`design/flow/run.sh`:
```
#!/bin/bash
# the make line also repeats each setting of config.mk as NAME=value (left out here)
make -C /OpenROAD-flow-scripts/flow DESIGN_CONFIG=/design/flow/config.mk WORK_HOME=/design/flow/orfs CLKGATE_MAP_FILE= finish
```
`design/flow/config.mk`:
```
export PLATFORM = sky130hd
export DESIGN_NAME = std_fp_smult_pipe
export DESIGN_NICKNAME = std_fp_smult_pipe
export VERILOG_FILES = /design/flow/design.v
export SDC_FILE = /design/flow/constraint.sdc
export NUM_CORES = 4
export LEC_CHECK = 0
export CAP_MARGIN = 20
export CORE_MARGIN = 2
export CORE_UTILIZATION = 59
export CTS_CLUSTER_DIAMETER = 338
export CTS_CLUSTER_SIZE = 100
export SLEW_MARGIN = 20
export TNS_END_PERCENT = 35
```
`design/flow/constraint.sdc`:
```
create_clock -name core_clock -period 7.5 [get_ports {clk}]
set_input_delay 1.5000 -clock core_clock [delete_from_list [all_inputs] [get_ports {clk}]]
set_output_delay 1.5000 -clock core_clock [all_outputs]
set_load 0.01 [all_outputs]
```
`design/flow/design.v`:
```
module std_fp_mult_pipe #(
    parameter WIDTH = 32,
    parameter INT_WIDTH = 16,
    parameter FRAC_WIDTH = 16,
    parameter SIGNED = 0
) (
    input  logic [WIDTH-1:0] left,
    input  logic [WIDTH-1:0] right,
    input  logic             go,
    input  logic             clk,
    input  logic             reset,
    output logic [WIDTH-1:0] out,
    output logic             done
);
  logic [WIDTH-1:0]          rtmp;
  logic [WIDTH-1:0]          ltmp;
  logic [(WIDTH << 1) - 1:0] out_tmp;
  logic done_buf[2:0];
  assign done = done_buf[2];
  assign out = out_tmp[(WIDTH << 1) - INT_WIDTH - 1 : WIDTH - INT_WIDTH];
  logic start;
  assign start = go & done_buf[0] == 0 & done_buf[1] == 0;
  always_ff @(posedge clk) begin
    if (start)
      done_buf[0] <= 1;
    else
      done_buf[0] <= 0;
  end
  always_ff @(posedge clk) begin
    if (go) begin
      done_buf[2] <= done_buf[1];
      done_buf[1] <= done_buf[0];
    end else begin
      done_buf[2] <= 0;
      done_buf[1] <= 0;
    end
  end
  always_ff @(posedge clk) begin
    if (reset) begin
      rtmp <= 0;
      ltmp <= 0;
      out_tmp <= 0;
    end else if (go) begin
      if (SIGNED) begin
        rtmp <= $signed(right);
        ltmp <= $signed(left);
        out_tmp <= $signed(
          { {WIDTH{ltmp[WIDTH-1]}}, ltmp} *
          { {WIDTH{rtmp[WIDTH-1]}}, rtmp}
        );
      end else begin
        rtmp <= right;
        ltmp <= left;
        out_tmp <= ltmp * rtmp;
      end
    end else begin
      rtmp <= 0;
      ltmp <= 0;
      out_tmp <= out_tmp;
    end
  end
endmodule
module std_fp_smult_pipe #(
    parameter WIDTH = 32,
    parameter INT_WIDTH = 16,
    parameter FRAC_WIDTH = 16
) (
    input  [WIDTH-1:0]              left,
    input  [WIDTH-1:0]              right,
    input  logic                    reset,
    input  logic                    go,
    input  logic                    clk,
    output logic [WIDTH-1:0]        out,
    output logic                    done
);
  std_fp_mult_pipe #(
    .WIDTH(WIDTH),
    .INT_WIDTH(INT_WIDTH),
    .FRAC_WIDTH(FRAC_WIDTH),
    .SIGNED(1)
  ) comp (
    .clk(clk),
    .done(done),
    .reset(reset),
    .go(go),
    .left(left),
    .right(right),
    .out(out)
  );
endmodule
```
==> run notes, run 1 <==
Purpose: to document the outcome of synthesis and place and route.

CTS
The CTS root buffer is clkbuf_16. On the worst setup and hold paths after CTS, the clock-pin slew comes to 0.08 ns. The number of levels in the clock H-tree is 3. For this design, the CTS-stage hold fixing added 0 buffers. The clock tree buffer depth is 2.

As reported, the later end of the worst-skew pair has a clock insertion delay of around 0.4 ns. The CTS report gives the tree buffer count as 9. The clock tree from TritonCTS is done. The total clock sinks is 99.

Logic synthesis
Per the synthesis report, the AND-OR/OR-AND share of the synthesized area is 0.02737. Per the synthesis report, the simple-gate share of the synthesized area is 0.1775. Yosys mapped a number of flops with a built-in enable equal to 0. The share of synthesized area in the top cell type comes to 0.5281.

The synthesis run shows the most used standard cells to be fa_1, inv_1, and2_1. The number of storage elements in the synthesis netlist is 99. For this run, the register share of the synthesized area comes to 0.06238. The main flop type is dfxtp_1.

After synthesis, the largest family of logic cells by area is adder cells. The synthesized instance count is 3391. For this design, Yosys synthesis ends with a cell count of 3391. The share of flip-flops with an asynchronous set or reset after synthesis is 0.

The average instance in the mapped netlist occupies 9.369 µm². The yosys stat chip area is 31770 µm². The total of warnings raised by yosys is 2.

The post-synthesis share of cell area spent on xor and xnor gates is 0.01847. Summed over all instances, the cell type with the most area after synthesis is fa_1. In the post-synthesis netlist, the biggest area contributors are fa_1, and2_1, inv_1, ha_1, dfxtp_1. The post-synthesis share of cell area spent on full adders, half adders and majority gates is 0.5923.

The area of the mapped netlist is 31770 µm². The tally of unique sky130hd cells used after synthesis is 51. The net count entering floorplan is 4459.

Sorting the synthesis cell report by count puts at the top fa_1. The multiplexer area fraction after synthesis is 0.006301.

Detailed routing
Per the detail_route report, vias per standard cell equal approximately 5.4. The number of nets with antenna violations after routing is 0. The number of iterations in the first detailed-routing pass is 5. For this sky-water flow run, the detailed-routed wirelength per cell is reported as approximately 22 µm. The via count of the routed design is 22580.

The post-detailed-routing wire length is 89520 µm. Once iteration 0 of detailed routing completed, the report listed about 1700 DRC markers. The total inserted antenna cells is 0. In the routed design, unresolved DRC markers number 0.

Layout
The final core utilization is 0.6546. Once layout is complete, the cells apart from fillers number a little over 4000. Per the layout report, the design carries 4453 filler cells.

In the final design database the tool counted around 4500 nets. The layout overhead on the synthesized area is 10.22%.

Final timing
The time the worst path needs with I/O delays and setup is 7.310 ns. The maximum frequency from static timing analysis is 136.8 MHz. On the final layout, the worst clock skew is 0.02307 ns. The setup TNS after final layout is 0 ns. Endpoints failing hold in the final report were tallied at 0.

The worst path setup slack after routing is 0.1902 ns. The period utilization is 0.9746. For reference, the final report shows the max-slew violation count at 0. At the pin with the least slew margin, the transition time is 1.003 ns.

The worst slew margin relative to its limit is 0.3317. The count of final setup violators is 0.

Critical path
The required time of the critical path is approximately 8 ns. The most frequent cell on the critical path is fa_1. The cell depth of the worst flop-to-flop path is 24. For the worst reg-to-reg path, the startpoint reported by OpenROAD is comp.rtmp[5]$_SDFF_PP0_. STA classifies the critical path startpoint as a flip-flop. The slack of the worst reg-to-reg path is 0.19 ns. The kind of end point of the critical path is a flip-flop. The endpoint identified for the worst register-to-register timing path is comp.out_tmp[43]$_SDFFE_PP0P_. The family with the most delay on the worst path is adder cells. Looking at the critical path, the highest net fanout was 16.

Following the worst setup path forward leads to its endpoint at comp.out_tmp[43]$_SDFFE_PP0P_. The script reports the combined buffer and inverter count of the critical path as 6. The OpenROAD report gives the critical path a data arrival time of between 7 and 8 ns.

In this run the number of cells on the critical path is 24. The library cell contributing the largest single delay on the critical path is fa_1. The maximum single-stage delay on the critical path is approximately 0.59 ns. The signal on the critical path passes through buf_12 -> nand2_1 -> inv_2 -> fa_2 -> fa_1 -> inv_1 -> fa_1 -> fa_1 -> inv_1 -> fa_1 -> fa_1 -> fa_1 -> inv_1 -> fa_1 -> inv_1 -> ha_1 -> a21o_1 -> o21bai_1 -> a21o_1 -> a221oi_1 -> nand2_1 -> and2_4 -> or3_1 -> a31o_2. Looking at the setup timing report, the critical path kind is reg -> reg.

In this run the worst setup path begins at comp.rtmp[5]$_SDFF_PP0_.

Floorplanning
Measured along the x axis, the die boundary spans 236.0 µm. The row count is 85. The die extent in y is 236.0 µm. The core area is 53500 µm². The I/O pin count is roughly 100. The die area is between 50000 and 60000 µm². The initial utilization of the core area, before any placement, comes to 0.5939.

Placement
The detailed placer reported the number of placed instances as 4130. Summed over all nets, the half-perimeter wirelength after detailed placement is 74430 µm. The post-placement setup slack is -0.02271 ns. Port buffering added between 90 and 100 buffers. The global placement routability congestion is 0.9297.

Power and ir drop
The switching component of the power was reported as 1.288 mW. The top contributor to total power is combinational logic. The power dissipated in sequential cells is 633 µW. For this design the ratio of total power to cell area is slightly above 80 nW/µm². The total power is between 2 and 3 mW. Of the total power, the share spent switching nets is 0.4509. The share of total power dissipated in sequential elements is 0.222. In this run, power in the clock network comes to 551 µW.

The combinational group share of total power is 0.585. The analysis reports a worst IR drop on VDD of 0.1421 mV. The share of total power dissipated in the clock network is 0.193. The cell leakage power is 16.94 nW. The flow reports power dissipated in combinational cells as 1.67 mW. The cell-internal power is around 1.6 mW.

Run
Max-cap violations in this run came to 0. The stage logs contain a warning count of 28.

Global route
The initial antenna violation count is 0. The final global-route overflow total is 0. The global-route usage over all layers is 0.3374. The global-route wire length before repair is 141000 µm. The pin count of the biggest net entering global routing is 67.

The number of global-route vias before repair came to 24490.

Status
The flow ran to the end and the layout has no timing, DRC or antenna violations.

Min path
Counting instances, the worst hold path has a depth of 1. The startpoint of the worst hold path is comp.done_buf[0]$_DFF_P_. The hold-critical path endpoint is comp.done_buf[0]$_DFF_P_. Note that the worst hold path type here is reg -> reg.
-- per-layer routing --
metal  wire, µm  vias to the layer above  part of all wire  track usage
met3       7229                      139             0.081      0.06600
met2      41560                      836              0.46       0.5244
li1           -                     9799                 -            -
met4       3571                        0             0.040       0.1253
met5          0                        -                 0            0
met1      37160                    11806              0.42       0.4748
-- stage by stage --
| stage | instance area [µm²] | hold slack, ns |
|---|---|---|
| 6_report | 35020 | 0.4132 |
| 5_1_grt | 35020 | 0.4515 |
| 3_3_place_gp | 34400 | 0.3970 |
| 3_5_place_dp | 34400 | 0.4020 |
| 4_1_cts | 34720 | 0.4144 |
| 2_1_floorplan | 31770 | 0.3886 |
-- layout make-up --
type	instances	area (µm²)	area share
multi-input cells	2313	26190	0.7480
inverters	786	2950	0.08425
repair buffers	247	2650	0.07568
flip-flops and latches	99	2038	0.05821
well taps	696	870.8	0.02487
clock buffers	9	225.2	0.006432
clock inverters	7	90.09	0.002573
-- what timing repair did --
action	in CTS	in global routing
setup buffers	0	7
gates resized	6	56
setup endpoints to repair	6	16
cloned	0	4
pin swaps	0	8
==> inputs of run 2 (changes only) <==
CORE_UTILIZATION = 72   (was 59)
CTS_CLUSTER_DIAMETER = 55   (was 338)
CTS_CLUSTER_SIZE = default   (was 100)
SETUP_SLACK_MARGIN = 1.24   (was default)
TNS_END_PERCENT = 80   (was 35)
clock period = 7.58 ns   (was 7.5 ns; I/O delays follow)
==> run 2 against run 1 <==
Compared with the run above:
- global-route usage increased by 11 points
- critical endpoint unchanged
- first-iteration DRC count increased by 68%
- clock power decreased by 6.0%
- highest routed layer is now met5
- synthesized area unchanged
- die area decreased by 18%
- sequential share of layout area about the same
- hold slack improved by 0.0051 ns
- register-to-register slack improved by 0.03 ns
- largest power group unchanged
==> run notes, run 2 <==
Purpose: to document the outcome of synthesis and place and route.

Detailed routing
The mean routed wirelength per cell came to 24.62 µm (was 21.54 µm). The via count normalized by instance count is 6.023 (was 5.432). The number of nets with antenna violations after routing was 0 (unchanged). The number of iterations in the first detailed-routing pass came to 6 (was 5). The post-detailed-routing wire length is 103600 µm (was 89520 µm).

The iteration-0 DRC count of the detailed router came to 2768 (was 1650). The via count of the routed design was 25334 (was 22580). The post-route DRC violation count was 0 (unchanged).

Logic synthesis
The average instance area after synthesis was 9.369 µm² (unchanged). The register area share after synthesis is 0.06238 (unchanged). The total of warnings raised by yosys is 2 (unchanged). The count of flip-flops with a built-in enable after synthesis is 0 (unchanged).

The top-area cell type share of the netlist area is 0.5281 (unchanged). The synthesized instance count came to 3391 (unchanged). The net count entering floorplan is 4459 (unchanged). The yosys stat chip area is 31770 µm² (unchanged). The most popular library cell in the synthesized design by count is fa_1 (unchanged). The main flop type is dfxtp_1 (unchanged). The post-synthesis share of cell area spent on and, or, nand and nor gates is 0.1775 (unchanged). The compound-cell area share of the yosys netlist is 0.02737 (unchanged).

Top post-synthesis cells by area: fa_1, and2_1, inv_1, ha_1, dfxtp_1 (unchanged). The multiplexer area fraction after synthesis is 0.006301 (unchanged). The number of storage elements in the synthesis netlist is 99 (unchanged).

The number of cell instances after yosys synthesis is 3391 (unchanged). The cell type with the largest total area after synthesis is fa_1 (unchanged). Most used standard cells in the synthesized netlist: fa_1, inv_1, and2_1 (unchanged). The combinational family with the most area after synthesis is adder cells (unchanged). The tally of unique sky130hd cells used after synthesis is 51 (unchanged). The share of flip-flops with an asynchronous set or reset after synthesis came to 0 (unchanged). The post-synthesis share of cell area spent on full adders, half adders and majority gates is 0.5923 (unchanged).

The post-synthesis share of cell area spent on xor and xnor gates is 0.01847 (unchanged). The area of the mapped netlist is 31770 µm² (unchanged).

Critical path
The capturing instance or port of the critical path was comp.out_tmp[43]$_SDFFE_PP0P_ (unchanged). The beginning of the critical path is comp.ltmp[15]$_SDFF_PP0_ (was comp.rtmp[5]$_SDFF_PP0_). The largest fanout of any net on the critical path is 16 (unchanged). The number of buffer and inverter instances along the worst setup path is 3 (was 6). List of cells traversed by the critical path: bufbuf_16 -> and2_1 -> fa_1 -> fa_2 -> fa_1 -> inv_1 -> fa_1 -> inv_1 -> fa_1 -> fa_1 -> fa_1 -> fa_1 -> ha_1 -> a21oi_4 -> a21oi_2 -> o211ai_1 -> a31oi_4 -> o21ai_2 -> nand2_1 -> and2_4 -> or3_1 -> a31o_2 (was buf_12 -> nand2_1 -> inv_2 -> fa_2 -> fa_1 -> inv_1 -> fa_1 -> fa_1 -> inv_1 -> fa_1 -> fa_1 -> fa_1 -> inv_1 -> fa_1 -> inv_1 -> ha_1 -> a21o_1 -> o21bai_1 -> a21o_1 -> a221oi_1 -> nand2_1 -> and2_4 -> or3_1 -> a31o_2). The required time of the critical path was 7.89 ns (was 7.81 ns).

The slack of the worst reg-to-reg path was 0.22 ns (was 0.19 ns). The data arrival time of the worst path is 7.67 ns (was 7.62 ns). The start of the worst register-to-register path was comp.ltmp[15]$_SDFF_PP0_ (was comp.rtmp[5]$_SDFF_PP0_). The type of origin of the critical path is a flip-flop (unchanged). The cell depth of the worst flop-to-flop path is 22 (was 24). The library cell contributing the largest single delay on the critical path is fa_1 (unchanged). The maximum single-stage delay on the critical path is 0.60 ns (was 0.59 ns). The count of cell instances traversed by the critical path came to 22 (was 24). The reg-to-reg endpoint is comp.out_tmp[43]$_SDFFE_PP0P_ (unchanged).

The family with the most delay on the worst path is adder cells (unchanged). The kind of end point of the critical path is a flip-flop (unchanged). The most frequent cell on the critical path is fa_1 (unchanged). The category of the most critical setup path is reg -> reg (unchanged).

Placement
The post-detailed-placement half-perimeter wirelength came to 71700 µm (was 74430 µm). The global placement routability congestion is 0.9575 (was 0.9297). The count of input and output buffers is 99 (unchanged).

The cell count after placement is 4045 (was 4130). The post-placement setup slack was -0.2136 ns (was -0.02271 ns).

Final timing
The post-route worst hold slack is 0.4183 ns (was 0.4132 ns). The maximum frequency from static timing analysis came to 135.9 MHz (was 136.8 MHz). The setup TNS after final layout came to 0 ns (unchanged).

The worst path setup slack after routing came to 0.2236 ns (was 0.1902 ns). The clock skew was 0.01668 ns (was 0.02307 ns). The number of endpoints with negative hold slack in the final report is 0 (unchanged). The period utilization is 0.9705 (was 0.9746).

The slew of the pin with the lowest slew margin is 1.039 ns (was 1.003 ns). The time the worst path needs with I/O delays and setup is 7.356 ns (was 7.310 ns). The count of final setup violators came to 0 (unchanged). The final count of pins violating max slew came to 0 (unchanged).

Setup repair after global routing could not meet its margin everywhere. The worst slew margin relative to its limit came to 0.3070 (was 0.3317).

Floorplanning
The die area is 45820 µm² (was 55720 µm²). The pre-placement core utilization is 0.7343 (was 0.5939). The core area is 43270 µm² (was 53500 µm²). The row count came to 76 (was 85). The chip width was 214.1 µm (was 236.0 µm). The I/O pin count is 100 (unchanged). The die extent in y was 214.1 µm (was 236.0 µm).

Power and ir drop
The top contributor to total power is combinational logic (unchanged). The switching portion of total power is 0.4610 (was 0.4509). The maximum VDD drop is 0.1494 mV (was 0.1421 mV). The cell leakage power came to 17.88 nW (was 16.94 nW).

The power dissipated in combinational cells was 2.08 mW (was 1.67 mW). The cell-internal power was 1.733 mW (was 1.568 mW). The power per standard cell area came to 85.74 nW/µm² (was 81.56 nW/µm²). The power in the clock group came to 518 µW (was 551 µW).

The switching power is 1.482 mW (was 1.288 mW). The clock share of power is 0.161 (was 0.193). The combinational group share of total power is 0.645 (was 0.585). The power dissipated in sequential cells is 623 µW (was 633 µW). The sequential fraction of design power is 0.194 (was 0.222).

Global route
The number of global-route vias before repair came to 28208 (was 24490). The pin count of the biggest net entering global routing is 67 (unchanged). The global-route usage over all layers is 0.4519 (was 0.3374).

The initial antenna violation count was 4 (was 0). The global-route wire length before repair is 155500 µm (was 141000 µm). The final global-route overflow total is 0 (unchanged).

Run
The number of warnings in the stage logs was 31 (was 28). The max-cap violation count is 0 (unchanged).

CTS
The clock tree from TritonCTS is done (unchanged). The CTS root buffer is clkbuf_16 (unchanged). The clock tree buffer depth is 2 (unchanged). The number of levels in the clock H-tree is 3 (unchanged). The clock transition at the register clock pins on the worst setup and hold paths after CTS was 0.08 ns (about the same). The total clock sinks is 99 (unchanged). The clock latency at the later pin of the worst-skew pair is 0.42 ns (was 0.41 ns). The clock buffer count from CTS is 9 (unchanged).

Status
Run status: complete, no violations (unchanged).

Layout
The layout overhead on the synthesized area is 18.05% (was 10.22%). The final net count was 4681 (was 4524). The tally of non-filler cells in the final layout is 4206 (was 4157).

Min path
The depth of the worst hold-timing path is 1 (unchanged). The startpoint of the worst hold path is comp.done_buf[1]$_SDFF_PN0_ (was comp.done_buf[0]$_DFF_P_). The hold-critical path endpoint was comp.done_buf[0]$_DFF_P_ (unchanged). The worst min-delay path category was reg -> reg (unchanged).
[run 2: metrics by stage]
step                      area [µm²]  utilization  power (mW)
after global placement         34250       0.7915       2.197
after global routing           37500       0.8667       3.353
after detailed placement       34250       0.7915       2.233
after floorplan                31880            -       1.576
after CTS                      36740       0.8492       2.985
final                          37500       0.8668       3.215
[run 2: layout make-up]
type / count / area (µm²)
timing repair buffer: 404 / 4219
clock buffer: 9 / 225.2
fill: 2162 / 5762
antenna: 3 / 7.507
clock inverter: 7 / 73.82
inverter: 786 / 2957
multi-input combinational: 2313 / 27120
tap: 585 / 732.0
sequential: 99 / 2166
[run 2: timing repair]
item	CTS	global route
pin swaps	125	110
gates resized	303	105
setup buffers	92	34
cloned	13	3
hold buffers	0	0
endpoints found under the setup margin	32	32
[run 2: layer usage]
| metal | GRT usage | vias up | wire length, µm |
|---|---|---|---|
| li1 | - | 10123 | - |
| met1 | 0.5406 | 12665 | 32670 |
| met2 | 0.7281 | 1871 | 48350 |
| met3 | 0.1231 | 671 | 13100 |
| met4 | 0.2928 | 4 | 9414 |
| met5 | 0 | - | 26 |
==> inputs of run 3 (changes only) <==
CORE_UTILIZATION = 40   (was 72)
CTS_CLUSTER_DIAMETER = default   (was 55)
TNS_END_PERCENT = default   (was 80)
clock period = 7.37 ns   (was 7.58 ns; I/O delays follow)
==> run 3 against run 2 <==
Compared with the run above:
- synthesized cell count stayed put
- combinational power is 7% lower
- hold slack worse by 0.0047 ns
- total power is 4.7% lower
- setup slack better by 0.042 ns
- first-iteration DRC count is 52% lower
- die area is 78% higher
- wire length is 13% lower
- sequential cell count stayed put
- synthesized area stayed put
- clock power is 3% lower
- register-to-register slack better by 0.04 ns
- highest routed layer is now met4
==> run notes, run 3 <==
Purpose: to document the outcome of synthesis and place and route.

Status
Run status: complete, no violations (unchanged).

Final timing
The count of final setup violators was 0 (unchanged). The slew of the pin with the lowest slew margin was 0.8616 ns (was 1.039 ns). The period utilization came to 0.9640 (was 0.9705). The setup TNS after final layout is 0 ns (unchanged). The clock skew is 0.01042 ns (was 0.01668 ns).

Unrepaired setup endpoints after global routing: true (unchanged). The time the worst path needs with I/O delays and setup is 7.104 ns (was 7.356 ns). The number of endpoints with negative hold slack in the final report is 0 (unchanged). The final count of pins violating max slew is 0 (unchanged). The maximum frequency from static timing analysis is 140.8 MHz (was 135.9 MHz). The post-route worst hold slack came to 0.4136 ns (was 0.4183 ns).

The worst slew margin relative to its limit is 0.4256 (was 0.3070).

Global route
The global-route usage over all layers is 0.2207 (was 0.4519). The number of global-route vias before repair was 24439 (was 28208). The final global-route overflow total came to 0 (unchanged). The pin count of the biggest net entering global routing was 67 (unchanged). The global-route wire length before repair is 139200 µm (was 155500 µm). The initial antenna violation count is 0 (was 4).

Logic synthesis
The number of cell instances after yosys synthesis was 3391 (unchanged). Top post-synthesis cells by area: fa_1, and2_1, inv_1, ha_1, dfxtp_1 (unchanged). The most popular library cell in the synthesized design by count was fa_1 (unchanged). The combinational family with the most area after synthesis is adder cells (unchanged).

The net count entering floorplan was 4459 (unchanged). The multiplexer area fraction after synthesis came to 0.006301 (unchanged). The post-synthesis share of cell area spent on xor and xnor gates is 0.01847 (unchanged). The yosys stat chip area is 31770 µm² (unchanged). The synthesized instance count is 3391 (unchanged).

The number of storage elements in the synthesis netlist came to 99 (unchanged). The top-area cell type share of the netlist area was 0.5281 (unchanged). The area of the mapped netlist is 31770 µm² (unchanged). The tally of unique sky130hd cells used after synthesis is 51 (unchanged). Most used standard cells in the synthesized netlist: fa_1, inv_1, and2_1 (unchanged). The share of flip-flops with an asynchronous set or reset after synthesis came to 0 (unchanged). The post-synthesis share of cell area spent on and, or, nand and nor gates is 0.1775 (unchanged). The total of warnings raised by yosys came to 2 (unchanged). The compound-cell area share of the yosys netlist was 0.02737 (unchanged). The register area share after synthesis is 0.06238 (unchanged). The post-synthesis share of cell area spent on full adders, half adders and majority gates is 0.5923 (unchanged).

The average instance area after synthesis is 9.369 µm² (unchanged). The count of flip-flops with a built-in enable after synthesis is 0 (unchanged). The main flop type is dfxtp_1 (unchanged). The cell type with the largest total area after synthesis is fa_1 (unchanged).

Run
The max-cap violation count is 0 (unchanged). The number of warnings in the stage logs is 29 (was 31).

Detailed routing
The post-route DRC violation count came to 0 (unchanged). The via count normalized by instance count is 4.872 (was 6.023). The via count of the routed design is 22809 (was 25334). The total inserted antenna cells is 0 (was 3). The mean routed wirelength per cell is 19.16 µm (was 24.62 µm). The number of nets with antenna violations after routing is 0 (unchanged).

The iteration-0 DRC count of the detailed router came to 1328 (was 2768). The number of iterations in the first detailed-routing pass is 5 (was 6). The post-detailed-routing wire length came to 89710 µm (was 103600 µm).

Power and ir drop
The power dissipated in combinational cells was 1.93 mW (was 2.08 mW). The power in the clock group is 505 µW (was 518 µW). The cell leakage power came to 17.98 nW (was 17.88 nW). The maximum VDD drop is 0.1170 mV (was 0.1494 mV).

The clock share of power is 0.165 (was 0.161). The switching portion of total power is 0.4403 (was 0.4610). The cell-internal power is 1.714 mW (was 1.733 mW).

The combinational group share of total power was 0.629 (was 0.645). The power per standard cell area is 80.30 nW/µm² (was 85.74 nW/µm²). The top contributor to total power is combinational logic (unchanged). The switching power is 1.349 mW (was 1.482 mW). The sequential fraction of design power was 0.206 (was 0.194). The power dissipated in sequential cells is 631 µW (was 623 µW).

Critical path
List of cells traversed by the critical path: buf_12 -> buf_4 -> nand2_1 -> fa_1 -> inv_1 -> fa_1 -> fa_1 -> fa_1 -> fa_1 -> fa_1 -> fa_1 -> inv_2 -> fa_1 -> inv_1 -> ha_1 -> a21o_1 -> o21bai_2 -> a21o_1 -> a221oi_2 -> nand2_1 -> and2_4 -> or3_1 -> a31o_2 (was bufbuf_16 -> and2_1 -> fa_1 -> fa_2 -> fa_1 -> inv_1 -> fa_1 -> inv_1 -> fa_1 -> fa_1 -> fa_1 -> fa_1 -> ha_1 -> a21oi_4 -> a21oi_2 -> o211ai_1 -> a31oi_4 -> o21ai_2 -> nand2_1 -> and2_4 -> or3_1 -> a31o_2). The required time of the critical path is 7.68 ns (was 7.89 ns). The maximum single-stage delay on the critical path was 0.64 ns (was 0.60 ns). The data arrival time of the worst path is 7.41 ns (was 7.67 ns). The count of cell instances traversed by the critical path is 23 (was 22). The slack of the worst reg-to-reg path is 0.27 ns (was 0.22 ns). The type of origin of the critical path is a flip-flop (unchanged). The category of the most critical setup path is reg -> reg (unchanged). The family with the most delay on the worst path was adder cells (unchanged). The most frequent cell on the critical path is fa_1 (unchanged). The number of buffer and inverter instances along the worst setup path is 5 (was 3). The kind of end point of the critical path is a flip-flop (unchanged). The cell depth of the worst flop-to-flop path is 23 (was 22).

The largest fanout of any net on the critical path is 13 (was 16). The reg-to-reg endpoint is comp.out_tmp[43]$_SDFFE_PP0P_ (unchanged). The beginning of the critical path is comp.ltmp[15]$_SDFF_PP0_ (unchanged). The start of the worst register-to-register path is comp.ltmp[15]$_SDFF_PP0_ (unchanged). The library cell contributing the largest single delay on the critical path is fa_1 (unchanged). The capturing instance or port of the critical path is comp.out_tmp[43]$_SDFFE_PP0P_ (unchanged).

Floorplanning
The chip width is 285.8 µm (was 214.1 µm). The die area came to 81690 µm² (was 45820 µm²). The core area is 78870 µm² (was 43270 µm²). The pre-placement core utilization is 0.4028 (was 0.7343).

The die extent in y was 285.8 µm (was 214.1 µm). The I/O pin count is 100 (unchanged). The row count was 103 (was 76).

Min path
The hold-critical path endpoint is comp.done_buf[0]$_DFF_P_ (unchanged). The worst min-delay path category was reg -> reg (unchanged). The startpoint of the worst hold path is comp.done_buf[1]$_SDFF_PN0_ (unchanged). The depth of the worst hold-timing path is 1 (unchanged).

CTS
The clock transition at the register clock pins on the worst setup and hold paths after CTS was 0.08 ns (about the same). The hold buffer count at CTS was 0 (unchanged). The total clock sinks was 99 (unchanged). The clock latency at the later pin of the worst-skew pair is 0.41 ns (was 0.42 ns).

The number of levels in the clock H-tree is 3 (unchanged). The clock buffer count from CTS came to 9 (unchanged). The clock tree buffer depth came to 2 (unchanged). The CTS root buffer is clkbuf_16 (unchanged). The clock tree from TritonCTS is done (unchanged).

Layout
The final core utilization is 0.4837 (was 0.8668). The final net count is 4695 (was 4681). The tally of non-filler cells in the final layout came to 4682 (was 4206). The fill cell total of the finished layout is 7515 (was 2162). The layout overhead on the synthesized area is 20.07% (was 18.05%). The cell area after layout is 38150 µm² (was 37500 µm²).

Placement
The global placement routability congestion is 0.8720 (was 0.9575). The post-detailed-placement half-perimeter wirelength is 72330 µm (was 71700 µm). The placed instance area is 35490 µm² (was 34250 µm²). The count of input and output buffers came to 99 (unchanged). The cell count after placement was 4561 (was 4045).
-- run 3: through the flow --
stage	worst slack [ns]	total power [mW]
6_report	0.2656	3.063
5_1_grt	0.06562	3.292
4_1_cts	0.2543	3.009
3_5_place_dp	-0.02027	2.381
3_3_place_gp	0.002299	2.370
2_1_floorplan	0.2390	1.621
-- run 3: cell type report --
| class | count | area [µm²] | area share |
|---|---|---|---|
| clock buffers | 9 | 225.2 | 0.005904 |
| multi-input cells | 2313 | 27000 | 0.7078 |
| flip-flops and latches | 99 | 2083 | 0.05461 |
| clock inverters | 7 | 56.30 | 0.001476 |
| inverters | 786 | 2957 | 0.07751 |
| well taps | 1050 | 1314 | 0.03444 |
| repair buffers | 418 | 4511 | 0.1182 |
-- run 3: repair_timing --
| item | in CTS | in global routing |
|---|---|---|
| cloned | 3 | 11 |
| gates resized | 188 | 146 |
| pin swaps | 97 | 62 |
| endpoints found under the setup margin | 32 | 32 |
| setup buffers | 58 | 33 |
-- run 3: per-layer routing --
metal  GRT usage  routed length [µm]  part of all wire  up-vias
li1            -                   -                 -    10137
met1      0.2897               36460              0.41    12032
met2      0.3896               46530              0.52      533
met3     0.01850                3841             0.043      107
met4     0.06466                2869             0.032        0
met5           0                   0                 0        -
==> inputs of run 4 (changes only) <==
ABC_AREA = 1   (was default)
CAP_MARGIN = 30   (was 20)
CELL_PAD_IN_SITES_DETAIL_PLACEMENT = 1   (was default)
CELL_PAD_IN_SITES_GLOBAL_PLACEMENT = 2   (was default)
CORE_MARGIN = 5   (was 2)
CTS_CLUSTER_SIZE = 47   (was default)
HOLD_SLACK_MARGIN = 0.11   (was default)
MAX_ROUTING_LAYER = met4   (was default)
MIN_ROUTING_LAYER = met2   (was default)
PLACE_DENSITY_LB_ADDON = 0.11   (was default)
SETUP_SLACK_MARGIN = 2.2   (was 1.24)
SLEW_MARGIN = 15   (was 20)
TNS_END_PERCENT = 50   (was default)
clock period = 7.59 ns   (was 7.37 ns; I/O delays follow)
==> run 4 against run 3 <==
Compared with the run above:
- core utilization increased by 1.0 points
- cell area is 8.4% higher
- global-route usage rose by 23 points
- via count increased by 68%
- combinational power grew 28%
- critical endpoint unchanged
==> run notes, run 4 <==
Purpose: to document the outcome of synthesis and place and route.

Critical path
The library cell contributing the largest single delay on the critical path was fa_2 (was fa_1). The count of cell instances traversed by the critical path is 28 (was 23). The data arrival time of the worst path is 7.35 ns (was 7.41 ns).

The capturing instance or port of the critical path is comp.out_tmp[43]$_SDFFE_PP0P_ (unchanged). The category of the most critical setup path is reg -> reg (unchanged). The reg-to-reg endpoint was comp.out_tmp[43]$_SDFFE_PP0P_ (unchanged). The family with the most delay on the worst path is adder cells (unchanged).

The maximum single-stage delay on the critical path is 0.67 ns (was 0.64 ns). The most frequent cell on the critical path is inv_2 (was fa_1). The largest fanout of any net on the critical path was 7 (was 13). The required time of the critical path came to 7.92 ns (was 7.68 ns).

The number of buffer and inverter instances along the worst setup path came to 10 (was 5). The start of the worst register-to-register path is comp.rtmp[4]$_SDFF_PP0_ (was comp.ltmp[15]$_SDFF_PP0_). The kind of end point of the critical path is a flip-flop (unchanged). The type of origin of the critical path is a flip-flop (unchanged). The beginning of the critical path is comp.rtmp[4]$_SDFF_PP0_ (was comp.ltmp[15]$_SDFF_PP0_).

The slack of the worst reg-to-reg path is 0.57 ns (was 0.27 ns). The cell depth of the worst flop-to-flop path came to 28 (was 23).

Logic synthesis
The post-synthesis share of cell area spent on xor and xnor gates is 0.003377 (was 0.01847). The tally of unique sky130hd cells used after synthesis came to 37 (was 51). The area of the mapped netlist is 33720 µm² (was 31770 µm²). The number of cell instances after yosys synthesis is 4375 (was 3391). The combinational family with the most area after synthesis was adder cells (unchanged). The most popular library cell in the synthesized design by count is inv_1 (was fa_1). The net count entering floorplan is 5443 (was 4459). Top post-synthesis cells by area: fa_1, inv_1, nand2_1, ha_1, dfxtp_1 (was fa_1, and2_1, inv_1, ha_1, dfxtp_1). The compound-cell area share of the yosys netlist is 0.02739 (was 0.02737). The top-area cell type share of the netlist area came to 0.4975 (was 0.5281). The main flop type is dfxtp_1 (unchanged). The multiplexer area fraction after synthesis is 0 (was 0.006301). The synthesized instance count is 4375 (was 3391). The total of warnings raised by yosys is 2 (unchanged). The share of flip-flops with an asynchronous set or reset after synthesis was 0 (unchanged).

The cell type with the largest total area after synthesis is fa_1 (unchanged). The yosys stat chip area is 33720 µm² (was 31770 µm²). The average instance area after synthesis is 7.707 µm² (was 9.369 µm²). The post-synthesis share of cell area spent on and, or, nand and nor gates is 0.1689 (was 0.1775). The register area share after synthesis is 0.05878 (was 0.06238). The post-synthesis share of cell area spent on full adders, half adders and majority gates is 0.5580 (was 0.5923). The number of storage elements in the synthesis netlist came to 99 (unchanged). The count of flip-flops with a built-in enable after synthesis is 0 (unchanged). Most used standard cells in the synthesized netlist: inv_1, nand2_1, fa_1 (was fa_1, inv_1, and2_1).

Min path
The worst min-delay path category is reg -> reg (unchanged). The startpoint of the worst hold path is comp.done_buf[1]$_SDFF_PN0_ (unchanged). The hold-critical path endpoint was comp.done_buf[0]$_DFF_P_ (unchanged). The depth of the worst hold-timing path is 1 (unchanged).

Power and ir drop
The maximum VDD drop is 0.1167 mV (was 0.1170 mV). The combinational group share of total power is 0.679 (was 0.629). The cell leakage power is 22.85 nW (was 17.98 nW). The switching portion of total power is 0.5084 (was 0.4403). The power in the clock group is 559 µW (was 505 µW). The cell-internal power is 1.794 mW (was 1.714 mW). The power per standard cell area is 88.23 nW/µm² (was 80.30 nW/µm²).

The clock share of power came to 0.153 (was 0.165). The sequential fraction of design power is 0.168 (was 0.206). The top contributor to total power is combinational logic (unchanged). The power dissipated in combinational cells came to 2.48 mW (was 1.93 mW). The switching power was 1.855 mW (was 1.349 mW).

The power dissipated in sequential cells is 612 µW (was 631 µW).

Final timing
The final count of pins violating max slew is 0 (unchanged). The period utilization came to 0.9247 (was 0.9640). The number of endpoints with negative hold slack in the final report is 0 (unchanged). The maximum frequency from static timing analysis is 142.5 MHz (was 140.8 MHz). The post-route worst hold slack came to 0.4259 ns (was 0.4136 ns). The setup TNS after final layout is 0 ns (unchanged). Unrepaired setup endpoints after global routing: true (unchanged).

The clock skew came to 0.02170 ns (was 0.01042 ns). The time the worst path needs with I/O delays and setup was 7.018 ns (was 7.104 ns). The slew of the pin with the lowest slew margin is 0.8592 ns (was 0.8616 ns). The count of final setup violators is 0 (unchanged). The worst slew margin relative to its limit is 0.4265 (was 0.4256).

Layout
The fill cell total of the finished layout was 9992 (was 7515). The cell area after layout is 41350 µm² (was 38150 µm²). The tally of non-filler cells in the final layout was 5716 (was 4682). The final net count is 5638 (was 4695). The layout overhead on the synthesized area is 22.62% (was 20.07%).

Global route
The number of global-route vias before repair is 45602 (was 24439). The final global-route overflow total was 0 (unchanged). The global-route usage over all layers is 0.4523 (was 0.2207). The global-route wire length before repair is 196100 µm (was 139200 µm).

The pin count of the biggest net entering global routing is 64 (was 67). The initial antenna violation count is 0 (unchanged).

CTS
The clock latency at the later pin of the worst-skew pair is 0.44 ns (was 0.41 ns). The clock tree from TritonCTS is done (unchanged). The hold buffer count at CTS is 0 (unchanged). The clock tree buffer depth is 2 (unchanged). The clock transition at the register clock pins on the worst setup and hold paths after CTS is 0.10 ns (was 0.08 ns).

The total clock sinks came to 99 (unchanged). The number of levels in the clock H-tree came to 3 (unchanged). The clock buffer count from CTS is 9 (unchanged). The CTS root buffer is clkbuf_16 (unchanged).

Placement
The post-detailed-placement half-perimeter wirelength came to 92610 µm (was 72330 µm). The global placement routability congestion is 0.9616 (was 0.8720). The count of input and output buffers is 99 (unchanged).

The placed instance area came to 37090 µm² (was 35490 µm²). The cell count after placement was 5529 (was 4561).

Detailed routing
The iteration-0 DRC count of the detailed router is 6111 (was 1328). The post-route DRC violation count is 0 (unchanged). The post-detailed-routing wire length is 131800 µm (was 89710 µm). The mean routed wirelength per cell is 23.06 µm (was 19.16 µm). The number of iterations in the first detailed-routing pass came to 8 (was 5). The via count normalized by instance count is 6.700 (was 4.872). The number of nets with antenna violations after routing is 0 (unchanged).

The via count of the routed design is 38298 (was 22809).

Floorplanning
The pre-placement core utilization is 0.4029 (was 0.4028). The die extent in y is 300.3 µm (was 285.8 µm). The I/O pin count was 100 (unchanged). The die area is 90200 µm² (was 81690 µm²). The core area is 83690 µm² (was 78870 µm²). The row count is 106 (was 103). The chip width is 300.3 µm (was 285.8 µm).

Run
The max-cap violation count is 0 (unchanged). The number of warnings in the stage logs came to 29 (unchanged).

Status
Run status: complete, no violations (unchanged).
==> run 4: layout make-up <==
type	count	area [µm²]	area share
tap	1134	1419	0.03432
inverter	1444	5440	0.1316
timing repair buffer	380	4602	0.1113
sequential	99	2147	0.05193
clock buffer	9	225.2	0.005447
clock inverter	7	86.33	0.002088
multi-input combinational	2636	27410	0.6629
antenna	7	17.52	0.0004237
==> run 4: through the flow <==
| stage | total power [mW] | worst slack, ns | utilization |
|---|---|---|---|
| global route | 3.850 | 0.3198 | 0.4939 |
| CTS | 3.334 | 0.7873 | 0.4776 |
| global placement | 2.436 | 0.1955 | 0.4432 |
| floorplan | 1.709 | 1.225 | - |
| finish | 3.648 | 0.5716 | 0.4941 |
| detailed placement | 2.451 | 0.1345 | 0.4432 |
==> run 4: what timing repair did <==
item                       in CTS  in global routing
gates cloned                   23                  4
setup endpoints to repair      32                 32
pin swaps                     135                121
setup buffers                 100                 37
gates resized                 303                241
==> run 4: per-layer routing <==
| metal | global-route usage | up-vias | share of wire |
|---|---|---|---|
| met1 | - | 14072 | 0 |
| met3 | 0.6213 | 1124 | 0.42 |
| met5 | - | - | 0 |
| met4 | 0.05475 | 0 | 0.087 |
| met2 | 0.5204 | 10711 | 0.49 |
| li1 | - | 12391 | - |
==> inputs of run 5 (changes only) <==
ABC_AREA = default   (was 1)
CAP_MARGIN = 20   (was 30)
CELL_PAD_IN_SITES_GLOBAL_PLACEMENT = default   (was 2)
CORE_MARGIN = 2   (was 5)
CTS_CLUSTER_SIZE = default   (was 47)
HOLD_SLACK_MARGIN = default   (was 0.11)
MIN_ROUTING_LAYER = default   (was met2)
PLACE_DENSITY_LB_ADDON = default   (was 0.11)
SETUP_SLACK_MARGIN = default   (was 2.2)
SLEW_MARGIN = 20   (was 15)
TNS_END_PERCENT = 95   (was 50)
clock period = 11.4 ns   (was 7.59 ns; I/O delays follow)
==> run 5 against run 4 <==
Compared with the run above:
- clock skew increased by 0.00055 ns
- non-clock buffer count decreased by 235
- combinational power is about 60% lower
- wire length is 29% lower
- hold slack got worse by 0.011 ns
- sequential cell count did not move
- final cell count decreased by 23%
- cell area shrank 18%
- setup slack better by 2.6 ns
- via count shrank 42%
- highest routed layer unchanged
==> run notes, run 5 <==
Purpose: to document the outcome of synthesis and place and route.

Critical path
The required time of the critical path is 11.73 ns (was 7.92 ns). The signal on the critical path passes through nand2_1 -> fa_1 -> inv_1 -> fa_1 -> fa_1 -> inv_1 -> fa_1 -> inv_1 -> fa_1 -> inv_1 -> fa_1 -> inv_1 -> fa_1 -> fa_1 -> ha_1 -> nand2_1 -> nor2_1 -> o2111ai_1 -> a31oi_1 -> nor2_1 -> a2111oi_0 -> or3_1 -> nand3_1 -> a21oi_1. The beginning of the critical path is comp.rtmp[8]$_SDFF_PP0_ (was comp.rtmp[4]$_SDFF_PP0_). The largest fanout of any net on the critical path came to 32 (was 7). The most frequent cell on the critical path is fa_1 (was inv_2).

The slack of the worst reg-to-reg path came to 3.21 ns (was 0.57 ns). The capturing instance or port of the critical path is comp.out_tmp[47]$_SDFFE_PP0P_ (was comp.out_tmp[43]$_SDFFE_PP0P_). The cell depth of the worst flop-to-flop path is 24 (was 28). The library cell contributing the largest single delay on the critical path is dfxtp_2 (was fa_2). The kind of end point of the critical path was a flip-flop (unchanged). The data arrival time of the worst path is 8.52 ns (was 7.35 ns). The count of cell instances traversed by the critical path is 24 (was 28).

The number of buffer and inverter instances along the worst setup path is 5 (was 10). The reg-to-reg endpoint is comp.out_tmp[47]$_SDFFE_PP0P_ (was comp.out_tmp[43]$_SDFFE_PP0P_). The start of the worst register-to-register path is comp.rtmp[8]$_SDFF_PP0_ (was comp.rtmp[4]$_SDFF_PP0_). The type of origin of the critical path is a flip-flop (unchanged). The maximum single-stage delay on the critical path is 0.93 ns (was 0.67 ns). The family with the most delay on the worst path is adder cells (unchanged). The category of the most critical setup path is reg -> reg (unchanged).

CTS
The total clock sinks was 99 (unchanged). The clock tree buffer depth is 2 (unchanged). The clock latency at the later pin of the worst-skew pair came to 0.41 ns (was 0.44 ns). The clock tree from TritonCTS is done (unchanged). The clock transition at the register clock pins on the worst setup and hold paths after CTS is 0.09 ns (was 0.10 ns).

The hold buffer count at CTS came to 0 (unchanged). The buffer count from post-CTS setup fixing is 0 (was 100). The number of levels in the clock H-tree is 3 (unchanged).

The CTS root buffer is clkbuf_16 (unchanged). The number of resized instances in the post-cts repair step is 0 (was 303). The clock buffer count from CTS is 9 (unchanged).

Floorplanning
The I/O pin count is 100 (unchanged). The die area is 81690 µm² (was 90200 µm²). The die extent in y came to 285.8 µm (was 300.3 µm). The core area came to 78870 µm² (was 83690 µm²). The chip width is 285.8 µm (was 300.3 µm). The pre-placement core utilization is 0.4028 (was 0.4029). The row count is 103 (was 106).

Power and ir drop
The switching portion of total power was 0.4660 (was 0.5084). The combinational group share of total power was 0.565 (was 0.679). The cell leakage power was 16.24 nW (was 22.85 nW).

The cell-internal power is 943.6 µW (was 1.794 mW). The switching power is 823.5 µW (was 1.855 mW). The power dissipated in sequential cells came to 431 µW (was 612 µW). The maximum VDD drop came to 0.05550 mV (was 0.1167 mV). The top contributor to total power is combinational logic (unchanged). The sequential fraction of design power was 0.244 (was 0.168). The clock share of power is 0.191 (was 0.153).

The total power is 1.767 mW (was 3.648 mW). The power dissipated in combinational cells is 998 µW (was 2.48 mW). The power in the clock group is 338 µW (was 559 µW). The power per standard cell area was 51.96 nW/µm² (was 88.23 nW/µm²).

Logic synthesis
The register area share after synthesis was 0.06238 (was 0.05878). The number of storage elements in the synthesis netlist is 99 (unchanged). The area of the mapped netlist is 31770 µm² (was 33720 µm²). Top post-synthesis cells by area: fa_1, and2_1, inv_1, ha_1, dfxtp_1 (was fa_1, inv_1, nand2_1, ha_1, dfxtp_1). The top-area cell type share of the netlist area was 0.5281 (was 0.4975). The post-synthesis share of cell area spent on xor and xnor gates is 0.01847 (was 0.003377). The post-synthesis share of cell area spent on full adders, half adders and majority gates is 0.5923 (was 0.5580). Most used standard cells in the synthesized netlist: fa_1, inv_1, and2_1 (was inv_1, nand2_1, fa_1). The share of flip-flops with an asynchronous set or reset after synthesis is 0 (unchanged). The yosys stat chip area is 31770 µm² (was 33720 µm²). The compound-cell area share of the yosys netlist is 0.02737 (was 0.02739). The most popular library cell in the synthesized design by count is fa_1 (was inv_1). The synthesized instance count is 3391 (was 4375). The total of warnings raised by yosys was 2 (unchanged). The post-synthesis share of cell area spent on and, or, nand and nor gates is 0.1775 (was 0.1689). The cell type with the largest total area after synthesis is fa_1 (unchanged). The multiplexer area fraction after synthesis is 0.006301 (was 0). The number of cell instances after yosys synthesis is 3391 (was 4375). The net count entering floorplan was 4459 (was 5443). The count of flip-flops with a built-in enable after synthesis was 0 (unchanged).

The combinational family with the most area after synthesis is adder cells (unchanged). The main flop type is dfxtp_1 (unchanged). The average instance area after synthesis is 9.369 µm² (was 7.707 µm²). The tally of unique sky130hd cells used after synthesis is 51 (was 37).

Final timing
The clock skew came to 0.02225 ns (was 0.02170 ns). The final count of pins violating max slew is 0 (unchanged). The post-route worst hold slack is 0.4145 ns (was 0.4259 ns). The period utilization is 0.7183 (was 0.9247).

The count of final setup violators is 0 (unchanged). The worst path setup slack after routing is 3.211 ns (was 0.5716 ns). The number of endpoints with negative hold slack in the final report is 0 (unchanged).

The maximum frequency from static timing analysis is 122.1 MHz (was 142.5 MHz). Unrepaired setup endpoints after global routing: false (was true). The worst slew margin relative to its limit was 0.3203 (was 0.4265). The time the worst path needs with I/O delays and setup is 8.189 ns (was 7.018 ns). The slew of the pin with the lowest slew margin is 1.018 ns (was 0.8592 ns). The setup TNS after final layout was 0 ns (unchanged).

Min path
The startpoint of the worst hold path is comp.done_buf[1]$_SDFF_PN0_ (unchanged). The worst min-delay path category is reg -> reg (unchanged). The depth of the worst hold-timing path is 1 (unchanged). The hold-critical path endpoint is comp.done_buf[0]$_DFF_P_ (unchanged).

Detailed routing
The via count of the routed design is 22389 (was 38298). The total inserted antenna cells is 0 (was 7). The mean routed wirelength per cell is 21.22 µm (was 23.06 µm). The number of iterations in the first detailed-routing pass is 5 (was 8).

The iteration-0 DRC count of the detailed router is 885 (was 6111). The post-detailed-routing wire length is 93550 µm (was 131800 µm). The number of nets with antenna violations after routing is 0 (unchanged). The post-route DRC violation count is 0 (unchanged). The via count normalized by instance count is 5.078 (was 6.700).

Placement
The global placement routability congestion is 0.8661 (was 0.9616). The post-placement setup slack was 3.281 ns (was 0.1345 ns). The cell count after placement is 4393 (was 5529).

The post-detailed-placement half-perimeter wirelength came to 73460 µm (was 92610 µm). The placed instance area was 33710 µm² (was 37090 µm²). The count of input and output buffers is 99 (unchanged).

Layout
The layout overhead on the synthesized area is 7.042% (was 22.62%). The tally of non-filler cells in the final layout is 4409 (was 5716). The final net count is 4422 (was 5638). The final core utilization came to 0.4312 (was 0.4941). The cell area after layout is 34010 µm² (was 41350 µm²).

Global route
The global-route wire length before repair was 150000 µm (was 196100 µm). The final global-route overflow total came to 0 (unchanged). The global-route usage over all layers is 0.2493 (was 0.4523).

The pin count of the biggest net entering global routing is 67 (was 64). The number of global-route vias before repair was 26392 (was 45602). The initial antenna violation count came to 1 (was 0).

Run
The number of warnings in the stage logs is 26 (was 29). The max-cap violation count came to 0 (unchanged).

Status
Run status: complete, no violations (unchanged).
[run 5: cell type report]
type                    instances  area, µm²
clock buffers                  10      239.0
clock inverters                 6      53.80
fillers                      9027      44860
inverters                     786       2950
multi-input cells            2313      26120
flip-flops and latches         99       2003
well taps                    1050       1314
repair buffers                145       1326
[run 5: routing by layer]
metal / GRT usage / up-vias / part of all wire
li1: - / 9579 / -
met1: 0.2833 / 12113 / 0.38
met2: 0.4433 / 501 / 0.54
met3: 0.02735 / 196 / 0.035
met4: 0.1096 / 0 / 0.048
met5: - / - / 0
==> inputs of run 6 (changes only) <==
CELL_PAD_IN_SITES_DETAIL_PLACEMENT = default   (was 1)
CTS_CLUSTER_DIAMETER = 333   (was default)
CTS_CLUSTER_SIZE = 77   (was default)
MAX_ROUTING_LAYER = default   (was met4)
PLACE_DENSITY = 0.36   (was default)
TNS_END_PERCENT = default   (was 95)
clock period = 7.5 ns   (was 11.4 ns; I/O delays follow)
==> run 6 against run 5 <==
Compared with the run above:
- sequential share of layout area is 0.20 points lower
- combinational power is 77% higher
- first-iteration DRC count increased by 32%
- sequential cell count unchanged
- critical path type unchanged
==> run notes, run 6 <==
Purpose: to document the outcome of synthesis and place and route.

Critical path
The category of the most critical setup path is reg -> reg (unchanged). The data arrival time of the worst path was 7.68 ns (was 8.52 ns). The most frequent cell on the critical path is fa_1 (unchanged).

The family with the most delay on the worst path is adder cells (unchanged). The number of buffer and inverter instances along the worst setup path came to 6 (was 5). The beginning of the critical path is comp.rtmp[9]$_SDFF_PP0_ (was comp.rtmp[8]$_SDFF_PP0_).

The start of the worst register-to-register path is comp.rtmp[9]$_SDFF_PP0_ (was comp.rtmp[8]$_SDFF_PP0_). The capturing instance or port of the critical path is comp.out_tmp[43]$_SDFFE_PP0P_ (was comp.out_tmp[47]$_SDFFE_PP0P_). The slack of the worst reg-to-reg path is 0.14 ns (was 3.21 ns). The maximum single-stage delay on the critical path is 0.61 ns (was 0.93 ns). The cell depth of the worst flop-to-flop path came to 24 (unchanged).

The largest fanout of any net on the critical path is 8 (was 32). The required time of the critical path is 7.81 ns (was 11.73 ns). The reg-to-reg endpoint was comp.out_tmp[43]$_SDFFE_PP0P_ (was comp.out_tmp[47]$_SDFFE_PP0P_). The count of cell instances traversed by the critical path is 24 (unchanged). The library cell contributing the largest single delay on the critical path was fa_2 (was dfxtp_2).

The type of origin of the critical path was a flip-flop (unchanged). List of cells traversed by the critical path: buf_12 -> buf_4 -> and2_1 -> fa_1 -> fa_1 -> inv_1 -> fa_1 -> fa_1 -> inv_1 -> fa_2 -> fa_1 -> fa_1 -> fa_1 -> ha_1 -> buf_4 -> and3_2 -> o211ai_1 -> a31oi_4 -> buf_4 -> o21ai_1 -> nand2_1 -> and2_4 -> or3_1 -> a31o_2 (was nand2_1 -> fa_1 -> inv_1 -> fa_1 -> fa_1 -> inv_1 -> fa_1 -> inv_1 -> fa_1 -> inv_1 -> fa_1 -> inv_1 -> fa_1 -> fa_1 -> ha_1 -> nand2_1 -> nor2_1 -> o2111ai_1 -> a31oi_1 -> nor2_1 -> a2111oi_0 -> or3_1 -> nand3_1 -> a21oi_1). The kind of end point of the critical path is a flip-flop (unchanged).

Logic synthesis
The register area share after synthesis is 0.06238 (unchanged). The top-area cell type share of the netlist area is 0.5281 (unchanged). The post-synthesis share of cell area spent on xor and xnor gates is 0.01847 (unchanged). The compound-cell area share of the yosys netlist was 0.02737 (unchanged). The average instance area after synthesis was 9.369 µm² (unchanged). The multiplexer area fraction after synthesis was 0.006301 (unchanged).

The main flop type is dfxtp_1 (unchanged). The most popular library cell in the synthesized design by count is fa_1 (unchanged). The tally of unique sky130hd cells used after synthesis is 51 (unchanged). The share of flip-flops with an asynchronous set or reset after synthesis is 0 (unchanged).

The cell type with the largest total area after synthesis is fa_1 (unchanged). Most used standard cells in the synthesized netlist: fa_1, inv_1, and2_1 (unchanged). The number of storage elements in the synthesis netlist is 99 (unchanged).

The number of cell instances after yosys synthesis is 3391 (unchanged). The synthesized instance count is 3391 (unchanged). The area of the mapped netlist is 31770 µm² (unchanged). The yosys stat chip area is 31770 µm² (unchanged). The combinational family with the most area after synthesis is adder cells (unchanged). The post-synthesis share of cell area spent on full adders, half adders and majority gates is 0.5923 (unchanged). The total of warnings raised by yosys is 2 (unchanged). The count of flip-flops with a built-in enable after synthesis came to 0 (unchanged). The post-synthesis share of cell area spent on and, or, nand and nor gates is 0.1775 (unchanged). The net count entering floorplan came to 4459 (unchanged). Top post-synthesis cells by area: fa_1, and2_1, inv_1, ha_1, dfxtp_1 (unchanged).

Final timing
The count of final setup violators is 0 (unchanged). The slew of the pin with the lowest slew margin was 0.8560 ns (was 1.018 ns). The maximum frequency from static timing analysis came to 135.8 MHz (was 122.1 MHz).

The number of endpoints with negative hold slack in the final report is 0 (unchanged). The final count of pins violating max slew is 0 (unchanged). The time the worst path needs with I/O delays and setup came to 7.365 ns (was 8.189 ns). The clock skew is 0.02409 ns (was 0.02225 ns). The worst slew margin relative to its limit is 0.4294 (was 0.3203). The post-route worst hold slack is 0.4283 ns (was 0.4145 ns).

The period utilization came to 0.9820 (was 0.7183).

CTS
The clock buffer count from CTS was 9 (unchanged). The clock tree buffer depth is 2 (unchanged). The CTS root buffer is clkbuf_16 (unchanged). The total clock sinks came to 99 (unchanged). The clock transition at the register clock pins on the worst setup and hold paths after CTS is 0.09 ns (about the same). The hold buffer count at CTS is 0 (unchanged).

The clock latency at the later pin of the worst-skew pair came to 0.42 ns (was 0.41 ns). The clock tree from TritonCTS is done (unchanged). The number of levels in the clock H-tree came to 3 (unchanged).

Floorplanning
The I/O pin count is 100 (unchanged). The die area is 81690 µm² (unchanged). The core area is 78870 µm² (unchanged). The die extent in y is 285.8 µm (unchanged).

The chip width was 285.8 µm (unchanged). The pre-placement core utilization is 0.4028 (unchanged). The row count is 103 (unchanged).

Layout
The register cell area after layout came to 2066 µm² (was 2003 µm²). The fill cell total of the finished layout is 7701 (was 9027). The layout overhead on the synthesized area is 14.35% (was 7.042%). The logic area is 26390 µm² (was 26120 µm²). The final core utilization is 0.4606 (was 0.4312). The final net count was 4565 (was 4422). The cell area after layout is 36330 µm² (was 34010 µm²).

Global route
The final global-route overflow total is 0 (unchanged). The number of global-route vias before repair was 24610 (was 26392). The global-route usage over all layers is 0.2514 (was 0.2493). The initial antenna violation count is 6 (was 1). The global-route wire length before repair came to 153400 µm (was 150000 µm).

The pin count of the biggest net entering global routing is 63 (was 67).

Power and ir drop
The maximum VDD drop is 0.1329 mV (was 0.05550 mV). The power dissipated in sequential cells came to 626 µW (was 431 µW). The cell leakage power is 17.24 nW (was 16.24 nW). The combinational group share of total power is 0.605 (was 0.565). The sequential fraction of design power was 0.214 (was 0.244). The top contributor to total power is combinational logic (unchanged). The power per standard cell area was 80.46 nW/µm² (was 51.96 nW/µm²). The switching portion of total power is 0.4585 (was 0.4660). The power in the clock group was 530 µW (was 338 µW). The switching power is 1.340 mW (was 823.5 µW). The clock share of power is 0.181 (was 0.191).

The cell-internal power came to 1.583 mW (was 943.6 µW). The power dissipated in combinational cells is 1.77 mW (was 998 µW).

Placement
The placed instance area was 35080 µm² (was 33710 µm²). The global placement routability congestion was 0.8681 (was 0.8661). The post-detailed-placement half-perimeter wirelength was 81460 µm (was 73460 µm). The count of input and output buffers is 99 (unchanged).

Detailed routing
The via count normalized by instance count is 4.873 (was 5.078). The mean routed wirelength per cell is 22.52 µm (was 21.22 µm). The number of iterations in the first detailed-routing pass is 4 (was 5).

The via count of the routed design was 22189 (was 22389). The post-detailed-routing wire length is 102500 µm (was 93550 µm). The post-route DRC violation count was 0 (unchanged). The iteration-0 DRC count of the detailed router was 1167 (was 885). The number of nets with antenna violations after routing is 0 (unchanged).

Min path
The worst min-delay path category is reg -> reg (unchanged). The depth of the worst hold-timing path was 1 (unchanged). The startpoint of the worst hold path is comp.done_buf[1]$_SDFF_PN0_ (unchanged). The hold-critical path endpoint is comp.done_buf[0]$_DFF_P_ (unchanged).

Status
Run status: complete, no violations (unchanged).

Run
The number of warnings in the stage logs came to 28 (was 26). The max-cap violation count came to 0 (unchanged).
-- run 6: timing repair --
item,CTS,global route
setup buffers,3,11
gates resized,28,93
setup endpoints to repair,14,18
pin swaps,4,26
gates cloned,4,12
-- run 6: per-stage QoR --
step	setup TNS (ns)	instances	setup slack, ns	total power, mW
2_1_floorplan	0	3391	0.2156	1.576
3_3_place_gp	-2.461	4506	-0.3173	2.347
3_5_place_dp	-2.378	4506	-0.3145	2.342
4_1_cts	0	4529	0.004591	2.923
5_1_grt	-0.01531	4552	-0.01531	3.148
6_report	0	4553	0.1354	2.923
-- run 6: layout make-up --
cell class / count / share of cell area
Antenna cell: 1 / 0.00006888
Clock buffer: 9 / 0.006200
Clock inverter: 7 / 0.001860
Inverter: 786 / 0.08122
Multi-Input combinational cell: 2313 / 0.7264
Sequential cell: 99 / 0.05686
Tap cell: 1050 / 0.03616
Timing Repair Buffer: 288 / 0.09124
-- run 6: metal layers --
metal,vias up,global-route usage,wire length [µm]
li1,9879,-,-
met2,433,0.4150,49660
met5,-,0,0
met1,11803,0.3590,46480
met3,74,0.02273,4042
met4,0,0.06034,2361
==> inputs of run 7 (changes only) <==
ABC_AREA = 1   (was default)
CORE_UTILIZATION = 25   (was 40)
CTS_CLUSTER_DIAMETER = 214   (was 333)
CTS_CLUSTER_SIZE = 62   (was 77)
PLACE_DENSITY = 0.82   (was 0.36)
TNS_END_PERCENT = 95   (was default)
==> run 7 against run 6 <==
Compared with the run above:
- still clean on timing, DRC and antenna
- global-route usage fell by 11 points
- first-iteration DRC count rose by 71%
- synthesized area rose by 6.1%
- sequential cell count did not move
- sequential share of layout area fell by 0.41 points
- cell area rose by 4.6%
- hold slack got worse by 0.0042 ns
- critical path type unchanged
- critical endpoint is now comp.out_tmp[42]$_SDFFE_PP0P_
- highest routed layer unchanged
==> run notes, run 7 <==
Purpose: to document the outcome of synthesis and place and route.

Status
Run status: complete, no violations (unchanged).

Layout
The cell area after layout was 37990 µm² (was 36330 µm²). The layout overhead on the synthesized area was 12.67% (was 14.35%). The logic area came to 25570 µm² (was 26390 µm²).

The tally of non-filler cells in the final layout was 6208 (was 4553). The final net count came to 5503 (was 4565). The register cell area after layout is 2003 µm² (was 2066 µm²). The fill cell total of the finished layout came to 13850 (was 7701).

Floorplanning
The chip width is 371.3 µm (was 285.8 µm). The core area was 133600 µm² (was 78870 µm²). The pre-placement core utilization is 0.2523 (was 0.4028).

The I/O pin count is 100 (unchanged). The row count is 134 (was 103). The die area is 137800 µm² (was 81690 µm²). The die extent in y was 371.3 µm (was 285.8 µm).

CTS
The total clock sinks came to 99 (unchanged). The clock buffer count from CTS is 9 (unchanged). The clock tree buffer depth came to 2 (unchanged). The clock tree from TritonCTS is done (unchanged).

The clock transition at the register clock pins on the worst setup and hold paths after CTS is 0.09 ns (about the same). The clock latency at the later pin of the worst-skew pair is 0.42 ns (about the same). The number of levels in the clock H-tree was 3 (unchanged). The CTS root buffer was clkbuf_16 (unchanged).

The hold buffer count at CTS is 0 (unchanged).

Placement
The placed instance area was 37620 µm² (was 35080 µm²). The count of input and output buffers is 99 (unchanged). The global placement routability congestion is 0.9419 (was 0.8681). The post-detailed-placement half-perimeter wirelength came to 81690 µm (was 81460 µm). The cell count after placement came to 6189 (was 4506).

Logic synthesis
Top post-synthesis cells by area: fa_1, inv_1, nand2_1, ha_1, dfxtp_1 (was fa_1, and2_1, inv_1, ha_1, dfxtp_1). The count of flip-flops with a built-in enable after synthesis is 0 (unchanged). The post-synthesis share of cell area spent on full adders, half adders and majority gates is 0.5580 (was 0.5923). The post-synthesis share of cell area spent on xor and xnor gates is 0.003377 (was 0.01847). The share of flip-flops with an asynchronous set or reset after synthesis is 0 (unchanged). The multiplexer area fraction after synthesis came to 0 (was 0.006301). The number of cell instances after yosys synthesis is 4375 (was 3391). The yosys stat chip area came to 33720 µm² (was 31770 µm²).

The tally of unique sky130hd cells used after synthesis is 37 (was 51). The combinational family with the most area after synthesis is adder cells (unchanged). The area of the mapped netlist came to 33720 µm² (was 31770 µm²). The cell type with the largest total area after synthesis is fa_1 (unchanged). The compound-cell area share of the yosys netlist is 0.02739 (was 0.02737).

The synthesized instance count is 4375 (was 3391). The number of storage elements in the synthesis netlist is 99 (unchanged). Most used standard cells in the synthesized netlist: inv_1, nand2_1, fa_1 (was fa_1, inv_1, and2_1). The main flop type is dfxtp_1 (unchanged). The post-synthesis share of cell area spent on and, or, nand and nor gates is 0.1689 (was 0.1775). The total of warnings raised by yosys is 2 (unchanged). The most popular library cell in the synthesized design by count is inv_1 (was fa_1). The net count entering floorplan is 5443 (was 4459). The top-area cell type share of the netlist area came to 0.4975 (was 0.5281). The average instance area after synthesis was 7.707 µm² (was 9.369 µm²). The register area share after synthesis is 0.05878 (was 0.06238).

Critical path
The capturing instance or port of the critical path is comp.out_tmp[42]$_SDFFE_PP0P_ (was comp.out_tmp[43]$_SDFFE_PP0P_). The family with the most delay on the worst path is adder cells (unchanged). The required time of the critical path is 7.81 ns (about the same). The largest fanout of any net on the critical path is 9 (was 8).

The number of buffer and inverter instances along the worst setup path is 8 (was 6). The count of cell instances traversed by the critical path came to 27 (was 24). The library cell contributing the largest single delay on the critical path was dfxtp_1 (was fa_2).

The beginning of the critical path is comp.ltmp[23]$_SDFF_PP0_ (was comp.rtmp[9]$_SDFF_PP0_). The start of the worst register-to-register path is comp.ltmp[23]$_SDFF_PP0_ (was comp.rtmp[9]$_SDFF_PP0_). The slack of the worst reg-to-reg path was 0.35 ns (was 0.14 ns). The category of the most critical setup path is reg -> reg (unchanged). The data arrival time of the worst path was 7.47 ns (was 7.68 ns). The type of origin of the critical path is a flip-flop (unchanged). The most frequent cell on the critical path is fa_1 (unchanged). The kind of end point of the critical path is a flip-flop (unchanged). The cell depth of the worst flop-to-flop path is 27 (was 24). The maximum single-stage delay on the critical path is 0.70 ns (was 0.61 ns). The reg-to-reg endpoint is comp.out_tmp[42]$_SDFFE_PP0P_ (was comp.out_tmp[43]$_SDFFE_PP0P_).

Global route
The global-route wire length before repair is 156800 µm (was 153400 µm). The pin count of the biggest net entering global routing is 64 (was 63). The final global-route overflow total is 0 (unchanged). The global-route usage over all layers is 0.1455 (was 0.2514).

The number of global-route vias before repair came to 30175 (was 24610). The initial antenna violation count is 1 (was 6).

Final timing
The clock skew is 0.01967 ns (was 0.02409 ns). The maximum frequency from static timing analysis is 139.8 MHz (was 135.8 MHz). The final count of pins violating max slew came to 0 (unchanged).

The slew of the pin with the lowest slew margin was 0.8256 ns (was 0.8560 ns). The setup TNS after final layout came to 0 ns (unchanged). The time the worst path needs with I/O delays and setup was 7.154 ns (was 7.365 ns).

The count of final setup violators came to 0 (unchanged). The number of endpoints with negative hold slack in the final report is 0 (unchanged). The worst slew margin relative to its limit is 0.4488 (was 0.4294). The period utilization is 0.9539 (was 0.9820).

Power and ir drop
The sequential fraction of design power was 0.218 (was 0.214). The top contributor to total power is combinational logic (unchanged). The combinational group share of total power is 0.598 (was 0.605). The cell-internal power was 1.493 mW (was 1.583 mW).

The power dissipated in sequential cells came to 619 µW (was 626 µW). The power per standard cell area is 74.78 nW/µm² (was 80.46 nW/µm²). The clock share of power is 0.184 (was 0.181).

The switching portion of total power is 0.4743 (was 0.4585). The maximum VDD drop came to 0.1392 mV (was 0.1329 mV). The cell leakage power was 21.46 nW (was 17.24 nW). The total power is 2.841 mW (was 2.923 mW). The power in the clock group is 524 µW (was 530 µW). The power dissipated in combinational cells is 1.70 mW (was 1.77 mW). The switching power came to 1.348 mW (was 1.340 mW).

Min path
The depth of the worst hold-timing path is 1 (unchanged). The startpoint of the worst hold path is comp.done_buf[0]$_DFF_P_ (was comp.done_buf[1]$_SDFF_PN0_). The worst min-delay path category is reg -> reg (unchanged). The hold-critical path endpoint is comp.done_buf[0]$_DFF_P_ (unchanged).

Detailed routing
The number of nets with antenna violations after routing came to 0 (unchanged). The via count normalized by instance count came to 4.382 (was 4.873). The number of iterations in the first detailed-routing pass is 5 (was 4). The post-route DRC violation count was 0 (unchanged). The mean routed wirelength per cell is 15.57 µm (was 22.52 µm). The via count of the routed design came to 27203 (was 22189). The post-detailed-routing wire length is 96670 µm (was 102500 µm). The iteration-0 DRC count of the detailed router is 1995 (was 1167). The total inserted antenna cells is 0 (was 1).

Run
The max-cap violation count is 0 (unchanged). The number of warnings in the stage logs is 26 (was 28).
run 7: what timing repair did:
action                                  CTS  global route
endpoints found under the setup margin    3            14
cloned                                    0             1
setup buffers                             0             2
gates resized                             2            27
run 7: final cells by class:
type | instances | area share
clock buffer | 10 | 0.006290
clock inverter | 6 | 0.001449
inverter | 1444 | 0.1428
multi-input combinational | 2636 | 0.6731
sequential | 99 | 0.05273
tap | 1768 | 0.05823
timing repair buffer | 244 | 0.06521
timing repair inverter | 1 | 0.0001976
run 7: layer usage:
layer	vias to the layer above	wire, µm	track usage
li1	12105	-	-
met1	13621	35420	0.1636
met2	1133	48940	0.2617
met3	344	5741	0.01704
met4	0	6565	0.09024
met5	-	0	0
run 7: metrics by stage:
| stage | worst slack (ns) | hold slack (ns) | utilization |
|---|---|---|---|
| floorplan | 0.9391 | 0.3978 | - |
| global placement | -0.05161 | 0.4081 | 0.2815 |
| detailed placement | -0.05713 | 0.4136 | 0.2815 |
| CTS | 0.02142 | 0.4269 | 0.2837 |
| global route | -0.04403 | 0.4561 | 0.2843 |
| finish | 0.3458 | 0.4241 | 0.2843 |
Power is estimated from default activity; no workload was simulated.
